== run 1 ==
==> flow/design.v (excerpt) <==
module gemm_mem(
  input wire clk,
  input wire rst,
  input wire out_rdy,
  input wire v0__read_req_rdy,
  input wire [31:0] v0__read_resp,
  input wire v0__read_resp_vld,
  input wire v0__write_completion_vld,
  input wire v0__write_req_rdy,
  input wire [31:0] v0_in,
  input wire v0_in_vld,
  input wire v1__read_req_rdy,
  input wire [31:0] v1__read_resp,
  input wire v1__read_resp_vld,
  input wire v1__write_completion_vld,
  input wire v1__write_req_rdy,
  input wire [31:0] v1_in,
  input wire v1_in_vld,
  input wire [31:0] C_rd_data,
  output wire [31:0] out,
  output wire out_vld,
  output wire [3:0] v0__read_req,
  output wire v0__read_req_vld,
  output wire v0__read_resp_rdy,
  output wire v0__write_completion_rdy,
  output wire [35:0] v0__write_req,
  output wire v0__write_req_vld,
  output wire v0_in_rdy,
  output wire [3:0] v1__read_req,
  output wire v1__read_req_vld,
  output wire v1__read_resp_rdy,
  output wire v1__write_completion_rdy,
  output wire [35:0] v1__write_req,
  output wire v1__write_req_vld,
  output wire v1_in_rdy,
  output wire [3:0] C_rd_addr,
  output wire C_rd_en,
  output wire [3:0] C_wr_addr,
  output wire [31:0] C_wr_data,
  output wire C_wr_en
);
Size in the first run: roughly 4200 cells after synthesis, about 250 flip-flops.
==> flow/config.mk <==
export PLATFORM = sky130hd
export DESIGN_NAME = gemm_mem
export DESIGN_NICKNAME = gemm_mem
export VERILOG_FILES = /design/flow/design.v
export SDC_FILE = /design/flow/constraint.sdc
export NUM_CORES = 4
export LEC_CHECK = 0
export ABC_AREA = 1
export CAP_MARGIN = 10
export CORE_MARGIN = 2
export CORE_UTILIZATION = 17
export CTS_CLUSTER_DIAMETER = 353
export CTS_CLUSTER_SIZE = 27
export GPL_ROUTABILITY_DRIVEN = 1
export GPL_TIMING_DRIVEN = 0
export PLACE_DENSITY = 0.7
export SETUP_SLACK_MARGIN = 1.6
export SLEW_MARGIN = 15
==> flow/constraint.sdc <==
create_clock -name core_clock -period 9.73 [get_ports {clk}]
set_input_delay 1.9460 -clock core_clock [delete_from_list [all_inputs] [get_ports {clk}]]
set_output_delay 1.9460 -clock core_clock [all_outputs]
set_load 0.01 [all_outputs]
run.sh (not shown) runs the stock make flow with config.mk's settings and CLKGATE_MAP_FILE=.
Run 1 closes out successfully: all stages finished, all timing, DRC and antenna checks passed.
Relative to run 1, the following input files were edited for run 2:
- removing SETUP_SLACK_MARGIN (formerly 1.6)
- removing CTS_CLUSTER_SIZE (formerly 27)
- removing PLACE_DENSITY (formerly 0.7)
- changing SLEW_MARGIN from 15 to 20
- changing CORE_UTILIZATION from 17 to 40
- removing GPL_ROUTABILITY_DRIVEN (formerly 1)
- removing ABC_AREA (formerly 1)
- changing CAP_MARGIN from 10 to 20
- removing CTS_CLUSTER_DIAMETER (formerly 353)
- removing GPL_TIMING_DRIVEN (formerly 0)
- changing the clock period (ns, I/O delays scaled along) from 9.73 to 7.78
Run 1 ran to completion and came out clean on the timing, DRC and antenna checks.
Run 2 did not stop at any stage, and its layout met the timing, DRC and antenna checks.
Note that the internal portion of total power recorded for run 1 amounts to 0.65 times the value seen in run 2.
Global-route usage | run 2 above run 1
STATUS power: run 2 loses against run 1
Looking at count of multi-input gates, run 2 sits below run 1.
Looking only at via count, and setting everything else aside, the higher value of run 2 and run 1 goes to run 1.
Diff run 1 -> run 2 | largest fanout on the critical path | increase of 7
Any difference in area occupied by registers between run 2 and run 1 is small enough to ignore.
Run 2 ends up with higher portion of the clock cycle consumed by the worst path in the final layout than run 1 does.
Run 2 improves on run 1 in final instance area.
Yosys synthesis chip area for run 2: about 4.5% down relative to run 1
Number of clock buffers in the layout: higher on run 2
## Diff of input files: run 3 against run 2
- an added HOLD_SLACK_MARGIN of 0.13
- an added SETUP_SLACK_MARGIN of -0.45
- an added GPL_ROUTABILITY_DRIVEN of 0
- a change of the clock period (ns, I/O delays scaled along) from 7.78 to 9.0
## What came out
Delta(worst setup timing slack at the placement stage, run 3 - run 2) > 0. Compared with run 2, run 3 shows a final standard cell utilization of the core that is 0.16 points lower. Run 3 leaves more setup margin than run 2. Run 2 -> run 3: final sequential cell count delta 0, exact match. Of run 2 and run 3, the run reporting the lower clock-buffer cell count was run 2. Going from run 2 to run 3, clock share of power moved up; first-pass GRT wire length moved up; fraction of synthesized area in multiplexers level. On total power, run 3 does better than run 2. In terms of via count, run 2 and run 3 differ only marginally. | clock latency on the worst-skew pair | run 3 vs run 2 | ≈ equal |.
Input changes introduced in run 4 (baseline for comparison: run 3):
- removing GPL_ROUTABILITY_DRIVEN (formerly 0)
- removing HOLD_SLACK_MARGIN (formerly 0.13)
- changing SETUP_SLACK_MARGIN from -0.45 to 1.88
- changing the clock period (ns, I/O delays scaled along) from 9.0 to 7.78
==> comparison <==
- From run 3 to run 4 the numbers moved as follows: reg-to-reg setup timing slack lost 150 ps, clock period minus final worst setup slack lost 1070 ps, count of placed standard cells in the final layout, fillers left out picked up an extra about 1.6%.
Input changes introduced in run 5 (baseline for comparison: run 4):
- changing CORE_UTILIZATION from 40 to 65
- setting MAX_ROUTING_LAYER to met4 for the first time
- removing SETUP_SLACK_MARGIN (formerly 1.88)
- changing the clock period (ns, I/O delays scaled along) from 7.78 to 6.2
Notes after the runs:
Run 5 finished every stage; the final checks, however, were not passed, the failures being setup timing.
NOTE count of clock-buffer cells in the layout run 4->run 5 decreased by a few percent
Share of power burned in the clock network was higher in the run labelled run 4.
Side by side, total die area turned out lower in run 5 than in run 4.
Worst-case headroom to the max-slew limit (higher): run 4
Run 5: sequential share of cell area is 0.40 points lower than what run 4 reported.
Run 5 vs. run 4: first-pass GRT wire length rose about 5%; clock buffer count from CTS went down.

Starting RTL as in the previous note.
Settings: LEC_CHECK=0, ABC_AREA=1, CAP_MARGIN=20, CORE_ASPECT_RATIO=0.96, CORE_MARGIN=2, CORE_UTILIZATION=66, CTS_CLUSTER_DIAMETER=29, MAX_ROUTING_LAYER=met4, SLEW_MARGIN=20; clock period 12.2 ns.
Rerun with:
--- a/flow/config.mk
+++ b/flow/config.mk
@@ -9,6 +9,5 @@
 export CAP_MARGIN = 20
-export CORE_ASPECT_RATIO = 0.96
 export CORE_MARGIN = 2
-export CORE_UTILIZATION = 66
-export CTS_CLUSTER_DIAMETER = 29
+export CORE_UTILIZATION = 68
+export CTS_CLUSTER_DIAMETER = 246
 export MAX_ROUTING_LAYER = met4
==> flow/constraint.sdc (replaced) <==
create_clock -name core_clock -period 5.43 [get_ports {clk}]
set_input_delay 1.0860 -clock core_clock [delete_from_list [all_inputs] [get_ports {clk}]]
set_output_delay 1.0860 -clock core_clock [all_outputs]
set_load 0.01 [all_outputs]
What happened: With this change the flow finished but fails on negative setup slack; global-route usage is higher by 6.4 points; hold slack hardly moves; clock skew is higher by 7.1 ps; combinational power is higher by about 140%; power is higher by about 80%; final cell count is higher by 4.7%; utilization is higher by 8.1 points; sequential power is higher by about 120%; setup slack loses 5600 ps; via count is higher by 11%; final area is higher by about 8%.
Rerun with:
--- a/flow/config.mk
+++ b/flow/config.mk
@@ -7,8 +7,5 @@
 export LEC_CHECK = 0
-export ABC_AREA = 1
 export CAP_MARGIN = 20
 export CORE_MARGIN = 2
-export CORE_UTILIZATION = 68
-export CTS_CLUSTER_DIAMETER = 246
-export MAX_ROUTING_LAYER = met4
+export CORE_UTILIZATION = 11
 export SLEW_MARGIN = 20
==> flow/constraint.sdc (replaced) <==
create_clock -name core_clock -period 9.85 [get_ports {clk}]
set_input_delay 1.9700 -clock core_clock [delete_from_list [all_inputs] [get_ports {clk}]]
set_output_delay 1.9700 -clock core_clock [all_outputs]
set_load 0.01 [all_outputs]
=> With this change the flow finished clean; die size increases to 5.8 times its value; setup slack improves by 3600 ps; non-clock buffer count fell by 262; power is lower by 46%; global-route usage came out lower by 35 points; core utilization went down by 73 points.
Rerun with:
--- a/flow/config.mk
+++ b/flow/config.mk
@@ -9,3 +9,3 @@
 export CORE_MARGIN = 2
-export CORE_UTILIZATION = 11
+export CORE_UTILIZATION = 58
 export SLEW_MARGIN = 20
==> flow/constraint.sdc (replaced) <==
create_clock -name core_clock -period 4.66 [get_ports {clk}]
set_input_delay 0.9320 -clock core_clock [delete_from_list [all_inputs] [get_ports {clk}]]
set_output_delay 0.9320 -clock core_clock [all_outputs]
set_load 0.01 [all_outputs]
With this change the flow produced a layout that fails on negative setup slack. Setup slack gets worse by 4200 ps. Via count rose by about 8%. Critical path depth increases by 4.
Rerun with:
--- a/flow/config.mk
+++ b/flow/config.mk
@@ -9,3 +9,3 @@
 export CORE_MARGIN = 2
-export CORE_UTILIZATION = 58
+export CORE_UTILIZATION = 40
 export SLEW_MARGIN = 20
==> flow/constraint.sdc (replaced) <==
create_clock -name core_clock -period 9.0 [get_ports {clk}]
set_input_delay 1.8000 -clock core_clock [delete_from_list [all_inputs] [get_ports {clk}]]
set_output_delay 1.8000 -clock core_clock [all_outputs]
set_load 0.01 [all_outputs]
The new run completed without violations.
Cell area went down by 8.3%.
Power went down by 48%.
Die size went up by 44%.
Worst setup slack gains 3300 ps.
Core utilization went down by 28 points.
Synthesized area does not change.
Global-route usage went down by 11 points.
Clock skew went up by 5.3 ps.
Rerun with:
==> flow/constraint.sdc (replaced) <==
create_clock -name core_clock -period 13.4 [get_ports {clk}]
set_input_delay 2.6800 -clock core_clock [delete_from_list [all_inputs] [get_ports {clk}]]
set_output_delay 2.6800 -clock core_clock [all_outputs]
set_load 0.01 [all_outputs]
=>
- clock power goes down by a quarter to a third
- final area hardly moves
- critical path depth is lower by 15
- flip-flop count does not change
Power is estimated from default activity; no workload was simulated.
